==> build 18 <==
==> flow/design.v (excerpt) <==
module cardinal_router 
#(
    parameter PACKET_SIZE = 64
)
(
    input clk, reset,                     
    output polarity,
    input cwsi,                          
    output cwri,                         
    input [PACKET_SIZE - 1:0] cwdi,      
    input ccwsi,                         
    output ccwri,                        
    input [PACKET_SIZE - 1:0] ccwdi,     
    input pesi,                          
    output peri,                         
    input [PACKET_SIZE - 1:0] pedi,      
    output cwso,                         
    input cwro,                          
    output [PACKET_SIZE - 1:0] cwdo,     
    output ccwso,                        
    input ccwro,                         
    output [PACKET_SIZE - 1:0] ccwdo,    
    output peso,                         
    input pero,                          
    output [PACKET_SIZE - 1:0] pedo      
);
    wire fullCwi0, fullCwi1, fullCcwi0, fullCcwi1, fullPei0, fullPei1;
    wire emptyCwi0, emptyCwi1, emptyCcwi0, emptyCcwi1, emptyPei0, emptyPei1;
    reg rdEnableCwi0, rdEnableCwi1, rdEnableCcwi0, rdEnableCcwi1, rdEnablePei0, rdEnablePei1;
    reg wrEnableCwi0, wrEnableCwi1, wrEnableCcwi0, wrEnableCcwi1, wrEnablePei0, wrEnablePei1;
    wire [PACKET_SIZE - 1:0] dataCwi0, dataCwi1, dataCcwi0, dataCcwi1, dataPei0, dataPei1;
    bufferDepth1 bufCwi0
    (
        .clk(clk),
        .reset(reset),
        .full(fullCwi0),
        .empty(emptyCwi0),
        .rdEnable(rdEnableCwi0),
        .wrEnable(wrEnableCwi0),
        .dataIn(cwdi),
        .dataOut(dataCwi0)
    );
  ...
make LEC_CHECK=0 CAP_MARGIN=20 CELL_PAD_IN_SITES_DETAIL_PLACEMENT=0 CORE_ASPECT_RATIO=1.37 CORE_MARGIN=2 CORE_UTILIZATION=17 CTS_CLUSTER_DIAMETER=304 MAX_ROUTING_LAYER=met5 MIN_ROUTING_LAYER=met2 PLACE_DENSITY_LB_ADDON=0.18 SETUP_SLACK_MARGIN=1.33 SLEW_MARGIN=20 TNS_END_PERCENT=30 finish   # period 4.52 ns
run.sh (not shown) runs the stock make flow with config.mk's settings and CLKGATE_MAP_FILE=.
==> inputs of build 89, as changes to build 18 <==
- CELL_PAD_IN_SITES_DETAIL_PLACEMENT: 0 -> default
- CORE_ASPECT_RATIO: 1.37 -> default
- CORE_UTILIZATION: 17 -> 40
- CTS_CLUSTER_DIAMETER: 304 -> default
- MAX_ROUTING_LAYER: met5 -> default
- MIN_ROUTING_LAYER: met2 -> default
- PLACE_DENSITY_LB_ADDON: 0.18 -> default
- SETUP_SLACK_MARGIN: 1.33 -> default
- TNS_END_PERCENT: 30 -> default
==> flow/constraint.sdc (replaced) <==
create_clock -name core_clock -period 4.0 [get_ports {clk}]
set_input_delay 0.8000 -clock core_clock [delete_from_list [all_inputs] [get_ports {clk}]]
set_output_delay 0.8000 -clock core_clock [all_outputs]
set_load 0.01 [all_outputs]
==> inputs of trial 82, as changes to build 18 <==
- CELL_PAD_IN_SITES_DETAIL_PLACEMENT: 0 -> default
- CORE_ASPECT_RATIO: 1.37 -> default
- CORE_UTILIZATION: 17 -> 70
- CTS_CLUSTER_DIAMETER: 304 -> default
- CTS_CLUSTER_SIZE: default -> 37
- MAX_ROUTING_LAYER: met5 -> default
- MIN_ROUTING_LAYER: met2 -> default
- PLACE_DENSITY_LB_ADDON: 0.18 -> default
- SETUP_SLACK_MARGIN: 1.33 -> 0.63
- TNS_END_PERCENT: 30 -> default
==> flow/constraint.sdc (replaced) <==
create_clock -name core_clock -period 2.53 [get_ports {clk}]
set_input_delay 0.5060 -clock core_clock [delete_from_list [all_inputs] [get_ports {clk}]]
set_output_delay 0.5060 -clock core_clock [all_outputs]
set_load 0.01 [all_outputs]
==> results.toml <==
# physical design summary
[floorplanning]
dieWidth_um = 220
die_area_sq_um = 48300
initCoreUtil_pct = 70.5
die_y_um = 220

[placed_design]
dp_slack_ps = -64.2
dp.cells = 4443

[status]
stop_stage = "4_1_cts"
status = "aborted with a tool error"
error_line = "[ERROR DPL-0033] detailed placement checks failed during check placement."
the above is filed under trial 82

==> results.toml <==
# implementation run metrics
[timing]
relSlewSlack_pct = 25.5

[worst_setup_path]
critPathLaunchType = "flop"
worstPathRequired_ps = 3200

[status]
status = "timing/DRC/antenna clean"

[detailed_routing]
avgViaCountPerCell = 5.38

[placed_design]
dp.cells = 4857
dp_slack_ps = 905

[power_and_ir_drop]
p_int_mw = 13.8

[floorplanning]
initCoreUtil_pct = 40.4
taps = 1060

[worst_hold_path]
whs_path_depth = 2
the above is filed under build 89

==> results.toml <==
# implementation run metrics
[status]
status = "timing/DRC/antenna clean"

[layout]
largestClassByArea = "multi-input combinational cells"

[floorplanning]
dieWidth_um = 378
initCoreUtil_pct = 17.1
die_area_sq_um = 195000

[detailed_routing]
antenna_left = 0
routed_wl_um = 162000
dr.pass1.iters = 5
highest_layer = "met5"

[synth]
edf_count = 0

[placed_design]
dp_slack_ps = 966
dp.cells = 6376
the above is filed under build 18


---

==> inputs of run a <==
Starting RTL as in the previous note.
==> flow/config.mk <==
export PLATFORM = sky130hd
export DESIGN_NAME = cardinal_router
export DESIGN_NICKNAME = cardinal_router
export VERILOG_FILES = /design/flow/design.v
export SDC_FILE = /design/flow/constraint.sdc
export NUM_CORES = 4
export LEC_CHECK = 0
export CAP_MARGIN = 20
export CORE_MARGIN = 2
export CORE_UTILIZATION = 70
export CTS_CLUSTER_SIZE = 37
export SETUP_SLACK_MARGIN = 0.59
export SLEW_MARGIN = 20
==> flow/constraint.sdc <==
create_clock -name core_clock -period 2.48 [get_ports {clk}]
set_input_delay 0.4960 -clock core_clock [delete_from_list [all_inputs] [get_ports {clk}]]
set_output_delay 0.4960 -clock core_clock [all_outputs]
set_load 0.01 [all_outputs]
==> run b: changes against run a <==
- CELL_PAD_IN_SITES_DETAIL_PLACEMENT: default -> 1
- CELL_PAD_IN_SITES_GLOBAL_PLACEMENT: default -> 3
- CORE_UTILIZATION: 70 -> 18
- CTS_CLUSTER_DIAMETER: default -> 313
- CTS_CLUSTER_SIZE: 37 -> default
- GPL_TIMING_DRIVEN: default -> 1
- PLACE_DENSITY_LB_ADDON: default -> 0.18
- SETUP_SLACK_MARGIN: 0.59 -> 0.46
- SLEW_MARGIN: 20 -> 40
==> flow/constraint.sdc (replaced) <==
create_clock -name core_clock -period 6.07 [get_ports {clk}]
set_input_delay 1.2140 -clock core_clock [delete_from_list [all_inputs] [get_ports {clk}]]
set_output_delay 1.2140 -clock core_clock [all_outputs]
set_load 0.01 [all_outputs]
==> run c: changes against run a <==
- CORE_UTILIZATION: 70 -> 40
- CTS_CLUSTER_SIZE: 37 -> default
- SETUP_SLACK_MARGIN: 0.59 -> default
==> flow/constraint.sdc (replaced) <==
create_clock -name core_clock -period 3.59 [get_ports {clk}]
set_input_delay 0.7180 -clock core_clock [delete_from_list [all_inputs] [get_ports {clk}]]
set_output_delay 0.7180 -clock core_clock [all_outputs]
set_load 0.01 [all_outputs]
==> run d: changes against run a <==
- SETUP_SLACK_MARGIN: 0.59 -> default
==> flow/constraint.sdc (replaced) <==
create_clock -name core_clock -period 2.63 [get_ports {clk}]
set_input_delay 0.5260 -clock core_clock [delete_from_list [all_inputs] [get_ports {clk}]]
set_output_delay 0.5260 -clock core_clock [all_outputs]
set_load 0.01 [all_outputs]
==> summary of the runs <==
Run d finished with negative setup slack left. Run a stopped in global routing (5_1_grt) on DPL-0038. Run b ran to the end with no violations. Run c completed with no timing, DRC or antenna violations.
Clock-buffer cell count, lowest first: run d, run c, run b.
Wire length, lowest first: run c, run d, run b.
Synthesized cell count is the same in run d and run b.
Between run d and run b, the lower design area is in run d (gap 3.5%, measured against run b).

---

==> try-onyx: inputs <==
cardinal_router again, from the RTL that the note above started with.
clock: 2.86 ns
lec_check: 0
cap_margin: 20
cell_pad_in_sites_detail_placement: 0
core_margin: 2
core_utilization: 66
cts_cluster_diameter: 358
hold_slack_margin: -0.08
max_routing_layer: met5
setup_slack_margin: 0.34
slew_margin: 20
tns_end_percent: 10
==> inputs of try-delta, as changes to try-onyx <==
==> flow/config.mk (replaced) <==
export PLATFORM = sky130hd
export DESIGN_NAME = cardinal_router
export DESIGN_NICKNAME = cardinal_router
export VERILOG_FILES = /design/flow/design.v
export SDC_FILE = /design/flow/constraint.sdc
export NUM_CORES = 4
export LEC_CHECK = 0
export ABC_AREA = 1
export CAP_MARGIN = 0
export CORE_MARGIN = 2
export CORE_UTILIZATION = 70
export CTS_CLUSTER_SIZE = 50
export HOLD_SLACK_MARGIN = 0.29
export SETUP_SLACK_MARGIN = 0.48
export SLEW_MARGIN = 20
==> flow/constraint.sdc (replaced) <==
create_clock -name core_clock -period 1.65 [get_ports {clk}]
set_input_delay 0.3300 -clock core_clock [delete_from_list [all_inputs] [get_ports {clk}]]
set_output_delay 0.3300 -clock core_clock [all_outputs]
set_load 0.01 [all_outputs]
==> inputs of try-sierra, as changes to try-onyx <==
--- a/flow/config.mk
+++ b/flow/config.mk
@@ -12,2 +12,3 @@
 export CTS_CLUSTER_DIAMETER = 358
+export CTS_CLUSTER_SIZE = 43
 export HOLD_SLACK_MARGIN = -0.08
@@ -16,2 +17,2 @@
 export SLEW_MARGIN = 20
-export TNS_END_PERCENT = 10
+export TNS_END_PERCENT = 85
==> flow/constraint.sdc (replaced) <==
create_clock -name core_clock -period 2.05 [get_ports {clk}]
set_input_delay 0.4100 -clock core_clock [delete_from_list [all_inputs] [get_ports {clk}]]
set_output_delay 0.4100 -clock core_clock [all_outputs]
set_load 0.01 [all_outputs]
==> inputs of try-indigo, as changes to try-onyx <==
==> flow/config.mk (replaced) <==
export PLATFORM = sky130hd
export DESIGN_NAME = cardinal_router
export DESIGN_NICKNAME = cardinal_router
export VERILOG_FILES = /design/flow/design.v
export SDC_FILE = /design/flow/constraint.sdc
export NUM_CORES = 4
export LEC_CHECK = 0
export CAP_MARGIN = 20
export CORE_MARGIN = 2
export CORE_UTILIZATION = 40
export GPL_TIMING_DRIVEN = 0
export HOLD_SLACK_MARGIN = 0.07
export SLEW_MARGIN = 20
==> flow/constraint.sdc (replaced) <==
create_clock -name core_clock -period 4.0 [get_ports {clk}]
set_input_delay 0.8000 -clock core_clock [delete_from_list [all_inputs] [get_ports {clk}]]
set_output_delay 0.8000 -clock core_clock [all_outputs]
set_load 0.01 [all_outputs]
==> results <==
	try-delta	try-sierra	try-indigo	try-onyx
Outcome	did not finish	did not finish	failed layout checks	failed layout checks
Last stage reached	global routing (5_1_grt)	global routing (5_1_grt)	-	-
Layout check failures	-	-	setup timing	setup timing
CTS tree	-	-	built	built
Main power group	-	-	sequential cells	sequential cells
H-tree levels	3	1	3	3
Finished Layout Cells	-	-	5263	4755
Crit start category	-	-	register	register
Multiplexer share	0	0.165	0.165	0.165
Sum of negative setup slack	-	-	-0.0165 ns	-0.254 ns
Fill count	-	-	7832	2529
Count of buffer and inverter cells on the critical path	-	-	5	4
Sequential Area	-	-	15600 um^2	15600 um^2
Worst reg2reg setup slack	-	-	0.62 ns	-0.17 ns
Biggest cell delay along the critical path	-	-	0.49 ns	0.46 ns
Actual transition at the worst max-transition pin	-	-	1.22 ns	0.965 ns
Net switching fraction of the power	-	-	0.273	0.276
Worst setup path endpoint	-	-	ccwdo[42]	bufPeo0.memory[49]
Leakage power of the design	-	-	14.2 nW	15.8 nW
Number of CTS-inserted buffers	78	22	85	78
Req. time, crit path	-	-	3.20 ns	3.35 ns
Cell internal pwr	-	-	13.8 mW	19.1 mW
Post-route cell area	-	-	40900 um^2	42400 um^2
Final hold violation count	-	-	0	0
Routed length on met3	-	-	11100 um	21500 um
No activity file was given, so power comes from the tool's default toggle rates.
